==> flow/design.v (excerpt) <==
module cpu(input clk, reset, input [15:0] i_mem_rddata, output logic o_mem_rd, o_mem_wr, output logic [15:0] o_mem_addr, o_mem_wrdata);
	logic ld_pc, pc_inc, ldpc7, Ain, Gin, AddSub, ldnz, ld_ir, ld_addr, ld_data, done;
	logic Gout, pcout, out8, s8out, s11out, wr, n, z;
	logic [15:0] buswire, wA, wG, wPC, wr0, wr1, wr2, wr3, wr4, wr5, wr6, wr7, sext_imm8, sext_imm11, IR, addr, data, sum;
	logic [7:0] Xreg, Yreg, Rin, Rout;
	logic [12:0] Sel;
	logic [7:0] imm8;
	logic [10:0] imm11;
	logic [4:0] inst;
	enum int unsigned
	{
		INIT,
		T0,
		T1,
		T2,
		T3,
		T4,
		T5,
		T6
	} state, nextstate;
	always @(posedge clk)
		if (reset)
			state <= INIT;
		else
			state <= nextstate;	
	always @(state, done)
	begin
		case (state)
			INIT:
				nextstate = T0;
			T0:  
				nextstate = T1;
			T1: begin
 				if (done) nextstate = T0;
 				else nextstate = T2;
 			end
			T2: 
 			begin
 				if (done) nextstate = T0;
				else nextstate = T3;
			end
	 		T3:  
	 		begin
				if (done) nextstate = T0;
 				else nextstate = T4;
 			end
			T4:  
			begin
 				if (done) nextstate = T0;
 				else nextstate = T5;
 			end
			T5:  
			begin
 				if (done) nextstate = T0;
 				else nextstate = T6;
 			end
 			T6: nextstate = T0;
			default: nextstate = INIT;
		endcase
	end
	always @(*)
	begin
		parameter 
		mv = 5'b0, add = 5'b1, sub = 5'b10, cmp = 5'b11, ld = 5'b100, st = 5'b101, 
		mvi = 5'b10000, addi = 5'b10001, subi = 5'b10010, cmpi = 5'b10011, mvhi = 5'b10110,
		jr = 5'b1000, jzr = 5'b1001, jnr = 5'b1010, callr = 5'b1100, 
		j = 5'b11000, jz = 5'b11001, jn = 5'b11010, call = 5'b11100;
		ld_pc = 0; pc_inc = 0; ldpc7 = 0; out8 = 0; Ain = 0; Gin = 0; AddSub = 0; ldnz = 0; 
		ld_ir = 0; ld_addr = 0; ld_data = 0; done = 0;
		Gout = 0; pcout = 0; s8out = 0; s11out = 0;
		o_mem_rd = 0; o_mem_wr = 0; wr = 0;
		Rin = 0;
		Rout = 0;
		case (state)
			INIT: begin
				ld_addr = 1;
				o_mem_rd = 1;
			end
			T0:  
				begin
					ld_ir = 1;
					pc_inc = 1;  
				end
			T1:
				case (inst)
					mv:
					begin
						Rout = Yreg;
						Rin = Xreg;
						ld_addr = 1;
					end
					add, sub, cmp: begin
						Rout = Xreg;
						Ain = 1;
					end
					ld, st: begin
						Rout = Yreg;
						wr = 1;
						ld_addr = 1;
					end
					mvi: begin
						s8out = 1;
						Rin = Xreg;
						ld_addr = 1;
					end
					addi, subi, cmpi: begin
  ...
Size: ~2600 cells after synthesis, ~250 flip-flops, about 52 I/O pins.
==> flow/config.mk <==
export PLATFORM = sky130hd
export DESIGN_NAME = cpu
export DESIGN_NICKNAME = cpu
export VERILOG_FILES = /design/flow/design.v
export SDC_FILE = /design/flow/constraint.sdc
export NUM_CORES = 4
export LEC_CHECK = 0
export ABC_AREA = 1
export CAP_MARGIN = 20
export CELL_PAD_IN_SITES_DETAIL_PLACEMENT = 0
export CORE_MARGIN = 2
export CORE_UTILIZATION = 43
export CTS_CLUSTER_DIAMETER = 191
export CTS_CLUSTER_SIZE = 19
export GPL_ROUTABILITY_DRIVEN = 0
export HOLD_SLACK_MARGIN = 0.23
export PLACE_DENSITY_LB_ADDON = 0.22
export SETUP_SLACK_MARGIN = -0.01
export SLEW_MARGIN = 20
export TNS_END_PERCENT = 30
==> flow/constraint.sdc <==
create_clock -name core_clock -period 9.53 [get_ports {clk}]
set_input_delay 1.9060 -clock core_clock [delete_from_list [all_inputs] [get_ports {clk}]]
set_output_delay 1.9060 -clock core_clock [all_outputs]
set_load 0.01 [all_outputs]
run.sh (not shown) runs the stock make flow with config.mk's settings and CLKGATE_MAP_FILE=.
==> next run, changes <==
==> flow/config.mk (replaced) <==
export PLATFORM = sky130hd
export DESIGN_NAME = cpu
export DESIGN_NICKNAME = cpu
export VERILOG_FILES = /design/flow/design.v
export SDC_FILE = /design/flow/constraint.sdc
export NUM_CORES = 4
export LEC_CHECK = 0
export ABC_AREA = 1
export CAP_MARGIN = 20
export CELL_PAD_IN_SITES_DETAIL_PLACEMENT = 0
export CORE_MARGIN = 2
export CORE_UTILIZATION = 58
export CTS_CLUSTER_DIAMETER = 29
export CTS_CLUSTER_SIZE = 19
export PLACE_DENSITY_LB_ADDON = 0.14
export SETUP_SLACK_MARGIN = 0.16
export SLEW_MARGIN = 20
export TNS_END_PERCENT = 90
==> flow/constraint.sdc (replaced) <==
create_clock -name core_clock -period 6.53 [get_ports {clk}]
set_input_delay 1.3060 -clock core_clock [delete_from_list [all_inputs] [get_ports {clk}]]
set_output_delay 1.3060 -clock core_clock [all_outputs]
set_load 0.01 [all_outputs]
Global-route usage rises by 10 points.
Final area rises by 19%.
Area after synthesis stays the same.
Critical path depth rises by 7.
==> next run, changes <==
==> flow/config.mk (replaced) <==
export PLATFORM = sky130hd
export DESIGN_NAME = cpu
export DESIGN_NICKNAME = cpu
export VERILOG_FILES = /design/flow/design.v
export SDC_FILE = /design/flow/constraint.sdc
export NUM_CORES = 4
export LEC_CHECK = 0
export ABC_AREA = 1
export CAP_MARGIN = 20
export CORE_MARGIN = 2
export CORE_UTILIZATION = 64
export CTS_CLUSTER_DIAMETER = 251
export SETUP_SLACK_MARGIN = -0.51
export SLEW_MARGIN = 20
==> flow/constraint.sdc (replaced) <==
create_clock -name core_clock -period 5.63 [get_ports {clk}]
set_input_delay 1.1260 -clock core_clock [delete_from_list [all_inputs] [get_ports {clk}]]
set_output_delay 1.1260 -clock core_clock [all_outputs]
set_load 0.01 [all_outputs]
=> The new run finished but fails on negative setup slack. Routed wire length increases by 9.4%. Cell area goes up by 0.77%. Area after synthesis is unchanged. Fmax goes down by 4.3%. Non-clock buffer count came out higher by 257.
==> next run, changes <==
--- a/flow/config.mk
+++ b/flow/config.mk
@@ -9,6 +9,8 @@
 export CAP_MARGIN = 20
 export CORE_MARGIN = 2
-export CORE_UTILIZATION = 64
-export CTS_CLUSTER_DIAMETER = 251
-export SETUP_SLACK_MARGIN = -0.51
+export CORE_UTILIZATION = 72
+export CTS_CLUSTER_DIAMETER = 209
+export CTS_CLUSTER_SIZE = 79
+export PLACE_DENSITY_LB_ADDON = 0.01
+export SETUP_SLACK_MARGIN = 1.65
 export SLEW_MARGIN = 20
==> flow/constraint.sdc (replaced) <==
create_clock -name core_clock -period 5.69 [get_ports {clk}]
set_input_delay 1.1380 -clock core_clock [delete_from_list [all_inputs] [get_ports {clk}]]
set_output_delay 1.1380 -clock core_clock [all_outputs]
set_load 0.01 [all_outputs]
=> With this change the flow aborted during 5_1_grt on DPL-0038. Die size falls by about 11%. Synthesized cell count stays the same. Area after synthesis stays the same.
==> next run, changes <==
==> flow/config.mk (replaced) <==
export PLATFORM = sky130hd
export DESIGN_NAME = cpu
export DESIGN_NICKNAME = cpu
export VERILOG_FILES = /design/flow/design.v
export SDC_FILE = /design/flow/constraint.sdc
export NUM_CORES = 4
export LEC_CHECK = 0
export ABC_AREA = 0
export CAP_MARGIN = 20
export CORE_MARGIN = 2
export CORE_UTILIZATION = 65
export CTS_CLUSTER_DIAMETER = 251
export SETUP_SLACK_MARGIN = -0.51
export SLEW_MARGIN = 20
export TNS_END_PERCENT = 70
==> flow/constraint.sdc (replaced) <==
create_clock -name core_clock -period 5.63 [get_ports {clk}]
set_input_delay 1.1260 -clock core_clock [delete_from_list [all_inputs] [get_ports {clk}]]
set_output_delay 1.1260 -clock core_clock [all_outputs]
set_load 0.01 [all_outputs]
Effect: With this change the flow finished but failed the layout checks on negative setup slack; die area went up by roughly a tenth; synthesized area went down slightly; synthesized cell count went down by about a fifth.
==> next run, changes <==
==> flow/config.mk (replaced) <==
export PLATFORM = sky130hd
export DESIGN_NAME = cpu
export DESIGN_NICKNAME = cpu
export VERILOG_FILES = /design/flow/design.v
export SDC_FILE = /design/flow/constraint.sdc
export NUM_CORES = 4
export LEC_CHECK = 0
export CAP_MARGIN = 20
export CORE_MARGIN = 2
export CORE_UTILIZATION = 20
export SLEW_MARGIN = 20
==> flow/constraint.sdc (replaced) <==
create_clock -name core_clock -period 8.57 [get_ports {clk}]
set_input_delay 1.7140 -clock core_clock [delete_from_list [all_inputs] [get_ports {clk}]]
set_output_delay 1.7140 -clock core_clock [all_outputs]
set_load 0.01 [all_outputs]
After rerunning: With this change the flow produced a clean layout. Clock skew falls by 13 ps. Routed wire length falls by 22%. Global-route usage falls by 38 points. Synthesized area does not change. Hold slack stays flat. Die size rises to 3.2 times its value. Combinational power falls by 57%.
Power is estimated from default activity; no workload was simulated.
